== run a ==
## mdc
module mdc (clk, rst_n, start, A, B, out, done);
input clk, rst_n, start;
input [7:0] A, B;
output reg [7:0] out;
output reg done;
reg [1:0] state;
reg [7:0] A_aux, B_aux;
localparam IDLE = 2'b00;
localparam SUBTRACT = 2'b01;
localparam FINISHED = 2'b10;
always @(posedge clk or negedge rst_n) begin
    if (!rst_n) begin
        state <= IDLE;
        out <= 0;
        done <= 0;
    end else begin
        done <= 0;
        case (state)
            IDLE: begin
                state <= IDLE;
                if (start) begin
                    state <= SUBTRACT;
                    A_aux <= A;
                    B_aux <= B;
                end
            end
            SUBTRACT: begin
                state <= SUBTRACT;
                if (A_aux > B_aux)
                    A_aux <= A_aux - B_aux;
                else if (B_aux > A_aux)
                    B_aux <= B_aux - A_aux;
                else
                    state <= FINISHED;
            end
            FINISHED: begin
                state <= IDLE;
                done <= 1;
                out <= A_aux;
            end
            default: state <= IDLE;
        endcase
    end
end
endmodule
Size in the first run: about 210 cells after synthesis, ~28 flip-flops, about 28 I/O pins, about 2000 um2 of cells after synthesis.
make LEC_CHECK=0 CAP_MARGIN=35 CORE_ASPECT_RATIO=0.5 CORE_MARGIN=2 CORE_UTILIZATION=72 CTS_BUF_LIST=sky130_fd_sc_hd__clkbuf_16 CTS_CLUSTER_DIAMETER=396 CTS_CLUSTER_SIZE=98 SETUP_SLACK_MARGIN=1.18 SLEW_MARGIN=20 finish   # period 4.03 ns
run.sh (not shown) runs the stock make flow with config.mk's settings and CLKGATE_MAP_FILE=.
Run a | status: complete | timing, DRC, antenna: pass
Setup changes, run a to run b
Settings: swapping 98 for 10 in CTS_CLUSTER_SIZE; putting HOLD_SLACK_MARGIN at 0.29 where nothing was set.
## What came out
Every stage of the flow completed for run a, and the final layout passed the timing, DRC and antenna checks. Run b ended with every stage complete and zero timing, DRC or antenna violations. Reported for run a and run b, worst setup slack turned out identical to the last digit. The last weighted congestion value of the routability-driven placer on run b is in line with that on run a. As far as basic-gate share of the synthesized area counting and, or, nand and nor cells goes, run a and run b are indistinguishable; the numbers are identical. Met1 track utilization from global routing came out exactly the same in run a and run b. Diff run a..run b | overall power consumption | unchanged. Run a -> run b: number of cells on the worst hold path delta 0, exact match. Global-route wire length before repair came out exactly the same in run a and run b. Run a and run b ended up with nearly the same utilization after layout. The global-route usage of run b and that of run a are within noise of each other.


The RTL this note starts from:
==> flow/design.v <==
module mdc (clk, rst_n, start, A, B, out, done);
input clk, rst_n, start;
input [7:0] A, B;
output reg [7:0] out;
output reg done;
reg [1:0] state;
reg [7:0] A_aux, B_aux;
localparam IDLE = 2'b00;
localparam SUBTRACT = 2'b01;
localparam FINISHED = 2'b10;
always @(posedge clk or negedge rst_n) begin
    if (!rst_n) begin
        state <= IDLE;
        out <= 0;
        done <= 0;
    end else begin
        done <= 0;
        case (state)
            IDLE: begin
                state <= IDLE;
                if (start) begin
                    state <= SUBTRACT;
                    A_aux <= A;
                    B_aux <= B;
                end
            end
            SUBTRACT: begin
                state <= SUBTRACT;
                if (A_aux > B_aux)
                    A_aux <= A_aux - B_aux;
                else if (B_aux > A_aux)
                    B_aux <= B_aux - A_aux;
                else
                    state <= FINISHED;
            end
            FINISHED: begin
                state <= IDLE;
                done <= 1;
                out <= A_aux;
            end
            default: state <= IDLE;
        endcase
    end
end
endmodule
clock: 2.27 ns
lec_check: 0
cap_margin: 20
core_margin: 2
core_utilization: 64
cts_buf_list: sky130_fd_sc_hd__clkbuf_16
hold_slack_margin: 0.3
setup_slack_margin: 0.61
slew_margin: 20
The baseline stopped in 5_1_grt (DPL-0038).
Rerun with:
- CORE_UTILIZATION: 64 -> 43
- HOLD_SLACK_MARGIN: 0.3 -> 0.23
- SETUP_SLACK_MARGIN: 0.61 -> unset
- clock period: 2.27 -> 4.0 ns (I/O delays scaled with it)
The new run finished with timing, DRC and antenna clean.
Area after synthesis is unchanged.
Die area goes up by well over a third.
Synthesized cell count does not change.
Rerun with:
- CELL_PAD_IN_SITES_DETAIL_PLACEMENT: unset -> 1
- CELL_PAD_IN_SITES_GLOBAL_PLACEMENT: unset -> 1
- CORE_MARGIN: 2 -> 8
- CORE_UTILIZATION: 43 -> 40
- GPL_ROUTABILITY_DRIVEN: unset -> 0
- HOLD_SLACK_MARGIN: 0.23 -> unset
- MIN_ROUTING_LAYER: unset -> met2
- PLACE_DENSITY_LB_ADDON: unset -> 0.28
- SETUP_SLACK_MARGIN: unset -> 0.2
=> The new run went through all stages and came out clean; maximum frequency went down by 4.0%; worst setup slack loses 110 ps; global-route usage went up by 3.5 points; final cell count went up by 5.7%; count of clock-buffer cells in the layout is unchanged; area after synthesis does not change; power went up by 3.7%.
Rerun with:
- CELL_PAD_IN_SITES_DETAIL_PLACEMENT: 1 -> unset
- CELL_PAD_IN_SITES_GLOBAL_PLACEMENT: 1 -> unset
- CORE_MARGIN: 8 -> 2
- CTS_CLUSTER_DIAMETER: unset -> 386
- CTS_CLUSTER_SIZE: unset -> 100
- GPL_ROUTABILITY_DRIVEN: 0 -> unset
- MIN_ROUTING_LAYER: met2 -> unset
- PLACE_DENSITY_LB_ADDON: 0.28 -> unset
- SETUP_SLACK_MARGIN: 0.2 -> unset
- TNS_END_PERCENT: unset -> 5
The new run ran to the end with no violations.
Fmax is higher by 1.2%.
Wire length goes down by 16%.
Core utilization came out higher by 0.61 points.
Total power rises by 0.32%.
Global-route usage falls by 5.1 points.
Synthesized area stays the same.


// mdc: RTL as listed in full above, without the edits since
==> flow/config.mk <==
export PLATFORM = sky130hd
export DESIGN_NAME = mdc
export DESIGN_NICKNAME = mdc
export VERILOG_FILES = /design/flow/design.v
export SDC_FILE = /design/flow/constraint.sdc
export NUM_CORES = 4
export LEC_CHECK = 0
export CAP_MARGIN = 35
export CORE_MARGIN = 2
export CORE_UTILIZATION = 72
export CTS_BUF_LIST = sky130_fd_sc_hd__clkbuf_16
export CTS_CLUSTER_DIAMETER = 396
export CTS_CLUSTER_SIZE = 98
export SETUP_SLACK_MARGIN = 1.18
export SLEW_MARGIN = 20
==> flow/constraint.sdc <==
create_clock -name core_clock -period 4.03 [get_ports {clk}]
set_input_delay 0.8060 -clock core_clock [delete_from_list [all_inputs] [get_ports {clk}]]
set_output_delay 0.8060 -clock core_clock [all_outputs]
set_load 0.01 [all_outputs]
Next try:
CAP_MARGIN = 20   (was 35)
CORE_UTILIZATION = 40   (was 72)
CTS_CLUSTER_DIAMETER = default   (was 396)
CTS_CLUSTER_SIZE = default   (was 98)
SETUP_SLACK_MARGIN = default   (was 1.18)
clock period = 4.0 ns   (was 4.03 ns; I/O delays follow)
What happened: Via count went down by 9.4%. Core utilization falls by 36 points. Hold slack loses 0.0043 ns. Sequential power drops by about 1%. Non-clock buffer count rose by 1.
Next try:
CELL_PAD_IN_SITES_DETAIL_PLACEMENT = 1   (was default)
CELL_PAD_IN_SITES_GLOBAL_PLACEMENT = 1   (was default)
CORE_MARGIN = 8   (was 2)
CORE_UTILIZATION = 67   (was 40)
CTS_CLUSTER_DIAMETER = 356   (was default)
GPL_ROUTABILITY_DRIVEN = 0   (was default)
MIN_ROUTING_LAYER = met2   (was default)
PLACE_DENSITY_LB_ADDON = 0.28   (was default)
SETUP_SLACK_MARGIN = 0.2   (was default)
Result: With this change the flow stopped in global placement without I/O (3_1_place_gp_skip_io) on FLW-0024; area after synthesis is unchanged; die area came out lower by 10%; synthesized cell count stays the same.


middle:
// mdc: RTL as listed in full above, without the edits since
Settings: LEC_CHECK=0, CAP_MARGIN=20, CORE_ASPECT_RATIO=0.5, CORE_MARGIN=8, CORE_UTILIZATION=40, CTS_BUF_LIST=sky130_fd_sc_hd__clkbuf_16, SLEW_MARGIN=20; clock period 4.0 ns.
[inputs] east vs middle
Settings: CORE_UTILIZATION: 40 -> 63; CORE_MARGIN: 8 -> 2; CORE_ASPECT_RATIO: 0.5 -> unset; the clock period (ns, I/O delays scaled along): 4.0 -> 2.27.
- Comparing amount of wire on met3 after detailed routing for east and middle, the smaller number came from middle.
- Looking at final cycle utilization of the critical path across east and middle, the one that comes out higher is east.
- Fraction of area in multi-input gates in east is 0.58 points above middle.
- east completed; timing, DRC and antenna clean
- In the reports for east and middle, the smaller area of the core region belongs to east.
- Compared with middle, east supports a higher clock frequency.
- [compare] base=middle new=east: routed wire length rose by 820 um; placed instance count fell by 3.1%; register-to-register slack fell by 1.20 ns.
- middle → east: switching power as a share of total power grew by 0.47 points; combinational share of power grew by 7.8 points; global-route usage grew by 20 points.


RTL: the design.v shown in full above, as it stands there.
==> flow/config.mk <==
export PLATFORM = sky130hd
export DESIGN_NAME = mdc
export DESIGN_NICKNAME = mdc
export VERILOG_FILES = /design/flow/design.v
export SDC_FILE = /design/flow/constraint.sdc
export NUM_CORES = 4
export LEC_CHECK = 0
export CAP_MARGIN = 35
export CORE_ASPECT_RATIO = 0.5
export CORE_MARGIN = 2
export CORE_UTILIZATION = 72
export CTS_BUF_LIST = sky130_fd_sc_hd__clkbuf_16
export CTS_CLUSTER_DIAMETER = 396
export CTS_CLUSTER_SIZE = 98
export SETUP_SLACK_MARGIN = 1.0
export SLEW_MARGIN = 20
==> flow/constraint.sdc <==
create_clock -name core_clock -period 3.51 [get_ports {clk}]
set_input_delay 0.7020 -clock core_clock [delete_from_list [all_inputs] [get_ports {clk}]]
set_output_delay 0.7020 -clock core_clock [all_outputs]
set_load 0.01 [all_outputs]
The baseline finished with timing, DRC and antenna clean.
Change:
- CAP_MARGIN: 35 -> 0
- CORE_ASPECT_RATIO: 0.5 -> default
- CORE_UTILIZATION: 72 -> 66
- CTS_CLUSTER_DIAMETER: 396 -> default
- CTS_CLUSTER_SIZE: 98 -> default
- SETUP_SLACK_MARGIN: 1.0 -> default
- clock period: 3.51 -> 2.15 ns (I/O delays scaled with it)
What happened: With this change the flow stopped in 5_1_grt on DPL-0038; die area climbs by 7.6%; synthesized cell count does not change; area after synthesis is unchanged.
Change:
- clock period: 2.15 -> 2.2 ns (I/O delays scaled with it)
Result:
- With this change the flow died in 4_1_cts (DPL-0033)
- synthesized cell count stays the same
- die area stays the same
- synthesized area does not change
Change:
- CAP_MARGIN: 0 -> 20
- CORE_UTILIZATION: 66 -> 40
- clock period: 2.2 -> 2.85 ns (I/O delays scaled with it)
After rerunning: The changed run finished with timing, DRC and antenna clean; synthesized cell count does not change; area after synthesis stays the same; die size rises by well over a third.
Power is estimated from default activity; no workload was simulated.
